== alpha ==
## project_euler_17
module project_euler_17(
  input clk,
  input reset,
  output reg [3:0] ones_digit,
  output reg [3:0] tens_digit,
  output reg [3:0] hundreds_digit,
  output reg [15:0] letter_count,
  output reg done
);
  integer next_ones_digit;
  integer next_tens_digit;
  integer next_hundreds_digit;
  integer letters;
  always @(posedge clk or posedge reset)
  begin
    if (reset) begin
      ones_digit <= 0;
      tens_digit <= 0;
      hundreds_digit <= 0;
      letter_count <= 0;
      done <= 0;
    end
    else if (!done) begin
      next_ones_digit = 0;
      next_tens_digit = 0;
      next_hundreds_digit = 0;
      letters = 0;
      next_tens_digit[3:0] = tens_digit;
      next_hundreds_digit[3:0] = hundreds_digit;
      if (ones_digit == 9) begin
        next_ones_digit = 0;
        if (tens_digit == 9) begin
          next_tens_digit = 0;
          if (hundreds_digit == 9) begin
            next_hundreds_digit = 0;
            letters += 11;  
            done <= 1;
          end
          else
            next_hundreds_digit[3:0] = hundreds_digit + 1;
        end
        else
          next_tens_digit[3:0] = tens_digit + 1;
      end
      else
        next_ones_digit[3:0] = ones_digit + 1;
      if (next_tens_digit != 1) begin
        case (next_ones_digit)
          1: letters += 3;  
          2: letters += 3;  
          3: letters += 5;  
          4: letters += 4;  
          5: letters += 4;  
          6: letters += 3;  
          7: letters += 5;  
          8: letters += 5;  
          9: letters += 4;  
        endcase
        case (next_tens_digit)
          2: letters += 6;  
          3: letters += 6;  
          4: letters += 5;  
          5: letters += 5;  
          6: letters += 5;  
          7: letters += 7;  
          8: letters += 6;  
          9: letters += 6;  
        endcase
      end
      else begin
        case (next_ones_digit)
          0: letters += 3;  
          1: letters += 6;  
          2: letters += 6;  
          3: letters += 8;  
  ...
==> flow/config.mk <==
export PLATFORM = sky130hd
export DESIGN_NAME = project_euler_17
export DESIGN_NICKNAME = project_euler_17
export VERILOG_FILES = /design/flow/design.v
export SDC_FILE = /design/flow/constraint.sdc
export NUM_CORES = 4
export LEC_CHECK = 0
export ABC_AREA = 1
export CAP_MARGIN = 20
export CORE_ASPECT_RATIO = 1.43
export CORE_MARGIN = 2
export CORE_UTILIZATION = 65
export PLACE_DENSITY_LB_ADDON = 0.01
export SLEW_MARGIN = 20
==> flow/constraint.sdc <==
create_clock -name core_clock -period 5.43 [get_ports {clk}]
set_input_delay 1.0860 -clock core_clock [delete_from_list [all_inputs] [get_ports {clk}]]
set_output_delay 1.0860 -clock core_clock [all_outputs]
set_load 0.01 [all_outputs]
run.sh (not shown) runs the stock make flow with config.mk's settings and CLKGATE_MAP_FILE=.
For beta, these inputs were changed with respect to alpha:
==> flow/config.mk <==
export PLATFORM = sky130hd
export DESIGN_NAME = project_euler_17
export DESIGN_NICKNAME = project_euler_17
export VERILOG_FILES = /design/flow/design.v
export SDC_FILE = /design/flow/constraint.sdc
export NUM_CORES = 4
export LEC_CHECK = 0
export CAP_MARGIN = 20
export CORE_MARGIN = 2
export CORE_UTILIZATION = 59
export SLEW_MARGIN = 20
==> flow/constraint.sdc <==
create_clock -name core_clock -period 6.98 [get_ports {clk}]
set_input_delay 1.3960 -clock core_clock [delete_from_list [all_inputs] [get_ports {clk}]]
set_output_delay 1.3960 -clock core_clock [all_outputs]
set_load 0.01 [all_outputs]
NOTE: floorplan utilization in beta falls short of that of alpha
Per the comparison of beta with alpha, cell area after synthesis saw an increase, power saw a decrease, worst-case reg-to-reg path depth saw a decrease, filler cell count saw an increase.
diff inputs: beta => gamma
-- flow/config.mk --
<<< beta, line 7
export LEC_CHECK = 0
export CAP_MARGIN = 20
export CORE_MARGIN = 2
export CORE_UTILIZATION = 59
export SLEW_MARGIN = 20
>>> gamma, line 7
export LEC_CHECK = 0
export CAP_MARGIN = 20
export CORE_ASPECT_RATIO = 0.5
export CORE_MARGIN = 2
export CORE_UTILIZATION = 65
export SLEW_MARGIN = 20
export TNS_END_PERCENT = 10
==> flow/constraint.sdc <==
create_clock -name core_clock -period 10.0 [get_ports {clk}]
set_input_delay 2.0000 -clock core_clock [delete_from_list [all_inputs] [get_ports {clk}]]
set_output_delay 2.0000 -clock core_clock [all_outputs]
set_load 0.01 [all_outputs]
--- outcome ---
beta → gamma: met3 wirelength from detailed routing went up about 0.7%, global-route wire length before repair fell 230 um, share of total power in combinational logic shrank by 1.5 points, number of clock buffers in the layout fell by 1, fraction of area in registers increased 0.22 points. The final reports for gamma and beta show routed wire length lower in the former. gamma vs beta: number of non-clock buffers in the layout down. gamma finished all stages; the layout is clean.
The inputs of delta differ from those of gamma as listed below.
-- flow/config.mk --
<<< gamma, line 7
export LEC_CHECK = 0
export CAP_MARGIN = 20
export CORE_ASPECT_RATIO = 0.5
export CORE_MARGIN = 2
export CORE_UTILIZATION = 65
export SLEW_MARGIN = 20
export TNS_END_PERCENT = 10
>>> delta, line 7
export LEC_CHECK = 0
export CAP_MARGIN = 20
export CELL_PAD_IN_SITES_DETAIL_PLACEMENT = 2
export CORE_MARGIN = 2
export CORE_UTILIZATION = 40
export GPL_ROUTABILITY_DRIVEN = 0
export SETUP_SLACK_MARGIN = 1.81
export SLEW_MARGIN = 20
--- outcome ---
In delta the fraction of power spent switching nets turned out 1.1 points higher than in gamma. Against gamma as the reference, delta delivers a higher worst hold slack. From delta to gamma, number of hold-slack violations in the final timing report did not move at all. Taking gamma as 1.0, delta lands at 0.905 on die width. Across both runs, area of all placed cells without fillers was higher for delta than for gamma. gamma reports its end point of the critical path as letter_count[11] while delta reports letter_count[9]. delta gives more total track usage than gamma did. NOTE net switching power of the design gamma->delta increased by more than 10%.


Starting RTL as in the previous note.
==> flow/design.v (excerpt) <==
module project_euler_17(
  input clk,
  input reset,
  output reg [3:0] ones_digit,
  output reg [3:0] tens_digit,
  output reg [3:0] hundreds_digit,
  output reg [15:0] letter_count,
  output reg done
);
  integer next_ones_digit;
  integer next_tens_digit;
  integer next_hundreds_digit;
  integer letters;
  always @(posedge clk or posedge reset)
  begin
    if (reset) begin
      ones_digit <= 0;
      tens_digit <= 0;
      hundreds_digit <= 0;
      letter_count <= 0;
      done <= 0;
    end
    else if (!done) begin
      next_ones_digit = 0;
      next_tens_digit = 0;
      next_hundreds_digit = 0;
      letters = 0;
      next_tens_digit[3:0] = tens_digit;
      next_hundreds_digit[3:0] = hundreds_digit;
      if (ones_digit == 9) begin
        next_ones_digit = 0;
        if (tens_digit == 9) begin
          next_tens_digit = 0;
          if (hundreds_digit == 9) begin
            next_hundreds_digit = 0;
            letters += 11;  
            done <= 1;
          end
          else
            next_hundreds_digit[3:0] = hundreds_digit + 1;
        end
        else
          next_tens_digit[3:0] = tens_digit + 1;
      end
      else
        next_ones_digit[3:0] = ones_digit + 1;
      if (next_tens_digit != 1) begin
        case (next_ones_digit)
          1: letters += 3;  
          2: letters += 3;  
          3: letters += 5;  
          4: letters += 4;  
          5: letters += 4;  
          6: letters += 3;  
          7: letters += 5;  
          8: letters += 5;  
          9: letters += 4;  
        endcase
        case (next_tens_digit)
          2: letters += 6;  
          3: letters += 6;  
          4: letters += 5;  
  ...
clock: 6.35 ns
lec_check: 0
abc_area: 1
cap_margin: 20
core_margin: 2
core_utilization: 65
slew_margin: 20
Then changed:
- ABC_AREA: 1 -> default
- CORE_UTILIZATION: 65 -> 40
- clock period: 6.35 -> 6.98 ns (I/O delays scaled with it)
=>
- The new run completed without violations
- worst setup slack gets worse by 0.099 ns
- global-route usage went down by 12 points
- synthesized area grows by 8.5%
- design area came out higher by 8.7%
- flip-flop count does not change
- register-to-register slack got worse by 0.099 ns
- wire length is higher by 6.6%


The RTL this note starts from:
==> flow/design.v <==
module project_euler_17(
  input clk,
  input reset,
  output reg [3:0] ones_digit,
  output reg [3:0] tens_digit,
  output reg [3:0] hundreds_digit,
  output reg [15:0] letter_count,
  output reg done
);
  integer next_ones_digit;
  integer next_tens_digit;
  integer next_hundreds_digit;
  integer letters;
  always @(posedge clk or posedge reset)
  begin
    if (reset) begin
      ones_digit <= 0;
      tens_digit <= 0;
      hundreds_digit <= 0;
      letter_count <= 0;
      done <= 0;
    end
    else if (!done) begin
      next_ones_digit = 0;
      next_tens_digit = 0;
      next_hundreds_digit = 0;
      letters = 0;
      next_tens_digit[3:0] = tens_digit;
      next_hundreds_digit[3:0] = hundreds_digit;
      if (ones_digit == 9) begin
        next_ones_digit = 0;
        if (tens_digit == 9) begin
          next_tens_digit = 0;
          if (hundreds_digit == 9) begin
            next_hundreds_digit = 0;
            letters += 11;  
            done <= 1;
          end
          else
            next_hundreds_digit[3:0] = hundreds_digit + 1;
        end
        else
          next_tens_digit[3:0] = tens_digit + 1;
      end
      else
        next_ones_digit[3:0] = ones_digit + 1;
      if (next_tens_digit != 1) begin
        case (next_ones_digit)
          1: letters += 3;  
          2: letters += 3;  
          3: letters += 5;  
          4: letters += 4;  
          5: letters += 4;  
          6: letters += 3;  
          7: letters += 5;  
          8: letters += 5;  
          9: letters += 4;  
        endcase
        case (next_tens_digit)
          2: letters += 6;  
          3: letters += 6;  
          4: letters += 5;  
          5: letters += 5;  
          6: letters += 5;  
          7: letters += 7;  
          8: letters += 6;  
          9: letters += 6;  
        endcase
      end
      else begin
        case (next_ones_digit)
          0: letters += 3;  
          1: letters += 6;  
          2: letters += 6;  
          3: letters += 8;  
          4: letters += 8;  
          5: letters += 7;  
          6: letters += 7;  
          7: letters += 9;  
          8: letters += 8;  
          9: letters += 8;  
        endcase
      end
      case (next_hundreds_digit)
        1: letters += 10;  
        2: letters += 10;  
        3: letters += 12;  
        4: letters += 11;  
        5: letters += 11;  
        6: letters += 10;  
        7: letters += 12;  
        8: letters += 12;  
        9: letters += 11;  
      endcase
      if (next_hundreds_digit > 0 && ((next_ones_digit > 0) || (next_tens_digit > 0)))
        letters += 3;  
      ones_digit <= next_ones_digit[3:0];
      tens_digit <= next_tens_digit[3:0];
      hundreds_digit <= next_hundreds_digit[3:0];
      letter_count <= letter_count + letters[15:0];
    end
  end
endmodule
Settings: LEC_CHECK=0, CAP_MARGIN=0, CELL_PAD_IN_SITES_DETAIL_PLACEMENT=1, CELL_PAD_IN_SITES_GLOBAL_PLACEMENT=0, CORE_ASPECT_RATIO=1.96, CORE_MARGIN=2, CORE_UTILIZATION=37, GPL_ROUTABILITY_DRIVEN=0, MIN_ROUTING_LAYER=met1, PLACE_DENSITY_LB_ADDON=0.11, SLEW_MARGIN=40, TNS_END_PERCENT=75; clock period 11.9 ns.
The starting point finished clean.
Rerun with:
CAP_MARGIN = 20   (was 0)
CELL_PAD_IN_SITES_DETAIL_PLACEMENT = unset   (was 1)
CELL_PAD_IN_SITES_GLOBAL_PLACEMENT = unset   (was 0)
CORE_ASPECT_RATIO = unset   (was 1.96)
CORE_UTILIZATION = 58   (was 37)
GPL_ROUTABILITY_DRIVEN = unset   (was 0)
MIN_ROUTING_LAYER = unset   (was met1)
PLACE_DENSITY_LB_ADDON = unset   (was 0.11)
SETUP_SLACK_MARGIN = 1.7   (was unset)
SLEW_MARGIN = 20   (was 40)
TNS_END_PERCENT = unset   (was 75)
clock period = 6.8 ns   (was 11.9 ns; I/O delays follow)
Outcome: Power came out higher by 77%. Synthesized area does not change. Synthesized cell count stays the same. Utilization grows by 42 points. Hold slack improves by 5.7 ps. Fmax rose by 22%. First-iteration DRC count increases by 88%. Design area increases by 21%.
Rerun with:
CORE_ASPECT_RATIO = 1.44   (was unset)
CORE_UTILIZATION = 64   (was 58)
SETUP_SLACK_MARGIN = unset   (was 1.7)
clock period = 10.0 ns   (was 6.8 ns; I/O delays follow)
- total power went down by 33%
- worst setup slack improves by 2100 ps
- die area went down by 8.7%
- via count went down by 16%
- global-route usage went down by 5.0 points
- maximum frequency went down by 17%
- clock-buffer cell count went down by 1
- synthesized cell count does not change
- final area went down by 19%
Rerun with:
ABC_AREA = 0   (was unset)
CORE_ASPECT_RATIO = unset   (was 1.44)
CORE_UTILIZATION = 70   (was 64)
CTS_CLUSTER_SIZE = 58   (was unset)
HOLD_SLACK_MARGIN = 0.11   (was unset)
MAX_ROUTING_LAYER = met4   (was unset)
MIN_ROUTING_LAYER = met2   (was unset)
TNS_END_PERCENT = 45   (was unset)
Outcome:
- total power goes down by roughly a tenth
- maximum frequency falls by a few percent
- hold slack improved by 6.0 ps
- routed wire length rose by a few percent
- clock-buffer cell count rises by 1
- global-route usage came out higher by 25 points
- combinational power climbs by a few percent
- via count increases by well over a third
- sequential power hardly moves
- sequential share of layout area came out higher by 0.31 points
Rerun with:
ABC_AREA = 1   (was 0)
CORE_UTILIZATION = 40   (was 70)
CTS_CLUSTER_SIZE = unset   (was 58)
MAX_ROUTING_LAYER = unset   (was met4)
MIN_ROUTING_LAYER = unset   (was met2)
TNS_END_PERCENT = unset   (was 45)
Total power rises by a few percent.
Wire length went down by about a fifth.
Synthesized area shrinks by a little under a tenth.
Flip-flop count stays the same.
Cell area went down by a few percent.
Non-clock buffer count went down by 1.
Setup slack improved by 1500 ps.
Die size came out higher by well over a third.
Critical path depth climbs by 7.
First-iteration DRC count shrinks by well over a third.
Clock power grows by a quarter to a third.
Rerun with:
ABC_AREA = unset   (was 1)
CTS_CLUSTER_DIAMETER = 391   (was unset)
CTS_CLUSTER_SIZE = 93   (was unset)
HOLD_SLACK_MARGIN = unset   (was 0.11)
PLACE_DENSITY_LB_ADDON = 0.04   (was unset)
Effect: The new run went through all stages and came out clean. Synthesized area goes up by 8.5%. Routed wire length came out higher by 16%. Worst hold slack gains 19 ps. Via count went up by 5.4%. Power grows by 6.2%. Sequential share of layout area drops by 1.2 points. Sequential power is about the same. Global-route usage rises by 1.2 points. Clock skew hardly moves. Non-clock buffer count rises by 1. Synthesized cell count fell by 11%.
Power and IR drop assume default switching activity.
